== run 1 ==
==> flow/design.v <==
module geofence ( clk,reset,X,Y,valid,is_inside);
input clk;
input reset;
input [9:0] X;
input [9:0] Y;
output reg valid;
output is_inside;
reg [2:0]state, next_state;
parameter IDLE = 3'd0,
	  READ = 3'd1,
      SORTING = 3'd2,
	  CAL = 3'd3,
	  OUT = 3'd4,
      BUFFF = 3'd5;
reg [2:0] sort_cnt;
reg [2:0] cnt;
reg [9:0] tmp_x[0:5];
reg [9:0] tmp_y[0:5];
reg [9:0] target_x;
reg [9:0] target_y;
reg [2:0] sort_idx;
reg signed [10:0] buf1;
reg signed [10:0] buf2;
reg signed [21:0] tmp;
reg done;
wire signed [21:0]mul;
assign mul = buf1 * buf2;
reg [5:0] result;
assign is_inside = &result | &(~result);
always@(posedge clk or posedge reset)begin
    if(reset)
        state <= IDLE;
    else 
        state <= next_state;
end
always@(*)begin
    if(reset)
        next_state = IDLE;
    else begin
        case(state)
            IDLE:
                next_state = READ;
            READ:begin
                if(done == 1) next_state = SORTING;
                else next_state = READ;  
            end
            SORTING:begin
                if(sort_idx == 0) next_state = CAL;
                else next_state = SORTING;
            end
            CAL:begin
                if(sort_idx == 6) next_state = OUT;
                else next_state = CAL;
            end 
            OUT:
                next_state = BUFFF;
            BUFFF:
                next_state = READ; 
            default:    next_state = IDLE;
        endcase
    end 
end
always@(posedge clk or posedge reset)begin
    if(reset)begin
        cnt <= 0;
        done <= 0;
        sort_cnt <= 1;
        sort_idx <= 4;
        valid <= 0;
    end
    else begin
        if(next_state == READ) begin
            valid <= 0;
            case(cnt)
                0:begin
                    target_x <= X;
                    target_y <= Y;
                end
                1:begin
                    tmp_x[0] <= X;
                    tmp_y[0] <= Y;
                end
                2:begin
                    tmp_x[1] <= X;
                    tmp_y[1] <= Y;
                end
                3:begin
                    tmp_x[2] <= X;
                    tmp_y[2] <= Y;
                end
                4:begin
                    tmp_x[3] <= X;
                    tmp_y[3] <= Y;
                end
                5:begin
                    tmp_x[4] <= X;
                    tmp_y[4] <= Y;
                end
                6:begin
                    tmp_x[5] <= X;
                    tmp_y[5] <= Y;
                end
            endcase
            if(cnt < 6)
                cnt <= cnt + 1;
            else begin
                cnt <= 0;
                done <= 1;
            end
        end
        else if(next_state == SORTING)begin
            done <= 0;
            case(cnt)
                0:begin
                    buf1 <= tmp_x[sort_cnt] - tmp_x[0];         
                    cnt <= cnt + 1;
                end
                1:begin      
                    buf2 <= tmp_y[sort_cnt+1] - tmp_y[0];    
                    cnt <= cnt + 1;
                end
                2:begin
                    tmp <= mul;
                    buf2 <= tmp_y[sort_cnt] - tmp_y[0];    
                    cnt <= cnt + 1;
                end
                3:begin
                    buf1 <= tmp_x[sort_cnt+1] - tmp_x[0];
                    cnt <= cnt + 1;
                end
                4:begin
                    if(tmp > mul)begin
                        cnt <= 5;
                    end
                    else begin
                        if(sort_cnt == sort_idx) begin
                            sort_idx <= sort_idx - 1;
                            sort_cnt <= 1;
                        end
                        else 
                            sort_cnt <= sort_cnt + 1;
                        cnt <= 0;
                    end
                end
                5:begin
                    tmp_x[sort_cnt] <= tmp_x[sort_cnt+1];
                    tmp_x[sort_cnt+1] <= tmp_x[sort_cnt];
                    tmp_y[sort_cnt] <= tmp_y[sort_cnt+1];
                    tmp_y[sort_cnt+1] <= tmp_y[sort_cnt];
                    if(sort_cnt == sort_idx) begin
                        sort_idx <= sort_idx - 1;
                        sort_cnt <= 1;
                    end
                    else 
                        sort_cnt <= sort_cnt + 1;
                    cnt <= 0;
                end
            endcase
        end
        else if(next_state == CAL)begin
            case(cnt)
            0:begin
                buf1 <= tmp_x[sort_idx] - target_x;
            end
            1:begin
                if(sort_idx == 5)
                    buf2 <= tmp_y[0] - target_y;
                else
                    buf2 <= tmp_y[sort_idx+1] - target_y;
            end
            2:begin
                tmp <= mul;
                buf2 <= tmp_y[sort_idx] - target_y;
            end
            3:begin
                if(sort_idx == 5)
                    buf1 <= tmp_x[0] - target_x;
                else
                    buf1 <= tmp_x[sort_idx+1] - target_x;
             end
            4:begin
                result[sort_idx] <= (tmp > mul);
                sort_idx <= sort_idx + 1;
            end
            endcase
            if(cnt < 4)begin
                cnt <= cnt + 1;
            end
            else 
                cnt <= 0;
        end
        else if(next_state == OUT)begin
            sort_idx <= 4;
            sort_cnt <= 1;
            cnt <= 0;
            valid <= 1;
        end
    end
end
endmodule
make LEC_CHECK=0 CAP_MARGIN=20 CORE_ASPECT_RATIO=0.95 CORE_MARGIN=2 CORE_UTILIZATION=72 CTS_CLUSTER_SIZE=25 GPL_ROUTABILITY_DRIVEN=1 MAX_ROUTING_LAYER=met5 PLACE_DENSITY_LB_ADDON=0.26 SLEW_MARGIN=20 TNS_END_PERCENT=70 finish   # period 6.4 ns
run.sh (not shown) runs the stock make flow with config.mk's settings and CLKGATE_MAP_FILE=.
Status run 1: flow complete, layout not clean - negative setup slack
Modified inputs, run 2 compared to run 1
# run 1
export LEC_CHECK = 0
export CAP_MARGIN = 20
export CORE_ASPECT_RATIO = 0.95
export CORE_MARGIN = 2
export CORE_UTILIZATION = 72
export CTS_CLUSTER_SIZE = 25
export GPL_ROUTABILITY_DRIVEN = 1
export MAX_ROUTING_LAYER = met5
export PLACE_DENSITY_LB_ADDON = 0.26
export SLEW_MARGIN = 20
export TNS_END_PERCENT = 70
create_clock -name core_clock -period 6.4 [get_ports {clk}]
# run 2
export LEC_CHECK = 0
export CAP_MARGIN = 20
export CORE_MARGIN = 2
export CORE_UTILIZATION = 40
export SLEW_MARGIN = 20
create_clock -name core_clock -period 7.4 [get_ports {clk}]
Run 2: PASS, flow complete, no timing, DRC or antenna violations. Cmp run 2 and run 1 / post-detailed-route via-to-cell ratio / higher: run 1. Re detailed-route via count: run 2 and run 1 aren't equal, and the lower value belongs to run 2. Sort run 2 and run 1 by post-CTS setup buffer count, descending, and run 1 comes first. Looking at post-layout worst setup margin, run 2 sits 0.81 ns above run 1. | cell area | run 2 vs run 1 | ≈ equal |. Worst endpoint data arrival time: lower on run 1.
For run 3, these inputs were changed with respect to run 2:
# run 2
export LEC_CHECK = 0
export CAP_MARGIN = 20
export CORE_MARGIN = 2
export CORE_UTILIZATION = 40
export SLEW_MARGIN = 20
create_clock -name core_clock -period 7.4 [get_ports {clk}]
# run 3
export LEC_CHECK = 0
export CAP_MARGIN = 20
export CORE_MARGIN = 2
export CORE_UTILIZATION = 72
export CTS_CLUSTER_DIAMETER = 213
export SETUP_SLACK_MARGIN = 0.31
export SLEW_MARGIN = 20
create_clock -name core_clock -period 1.07 [get_ports {clk}]
Results
- 4_1_cts: run 3 exited with error
- Comparing run 3 against run 2, there is no change at all in sequential element share of the synthesized area.
- Looking at number of rows in the core area, run 3 sits 21 lower than run 2 does.
- Run 3 -> run 2: average footprint of a synthesized cell delta 0, exact match
- Area of the die down 44% in run 3 wrt run 2
- Run 3 vs run 2: die boundary width down
- Diff run 3..run 2 | number of different library cells in the post-synthesis netlist | unchanged
- Chip area in the Yosys report: run 2 vs run 3 identical
- Vertical die dimension: run 3 vs run 2 down 25%
Modified inputs, run 4 compared to run 3
# run 3
export LEC_CHECK = 0
export CAP_MARGIN = 20
export CORE_MARGIN = 2
export CORE_UTILIZATION = 72
export CTS_CLUSTER_DIAMETER = 213
export SETUP_SLACK_MARGIN = 0.31
export SLEW_MARGIN = 20
create_clock -name core_clock -period 1.07 [get_ports {clk}]
# run 4
export LEC_CHECK = 0
export CAP_MARGIN = 20
export CORE_MARGIN = 2
export CORE_UTILIZATION = 68
export CTS_CLUSTER_SIZE = 31
export SLEW_MARGIN = 20
create_clock -name core_clock -period 5.96 [get_ports {clk}]
Results
- The final report for run 4 shows a completed flow and a layout that fails verification, specifically negative setup slack.
- The total core area in run 3 is 0.939 times that in run 4.
- Measured against each other, run 4 and run 3 differ in placed standard-cell area, the higher figure coming from run 3.
- Compare run 4 and run 3 | starting utilization of the core area higher: run 3
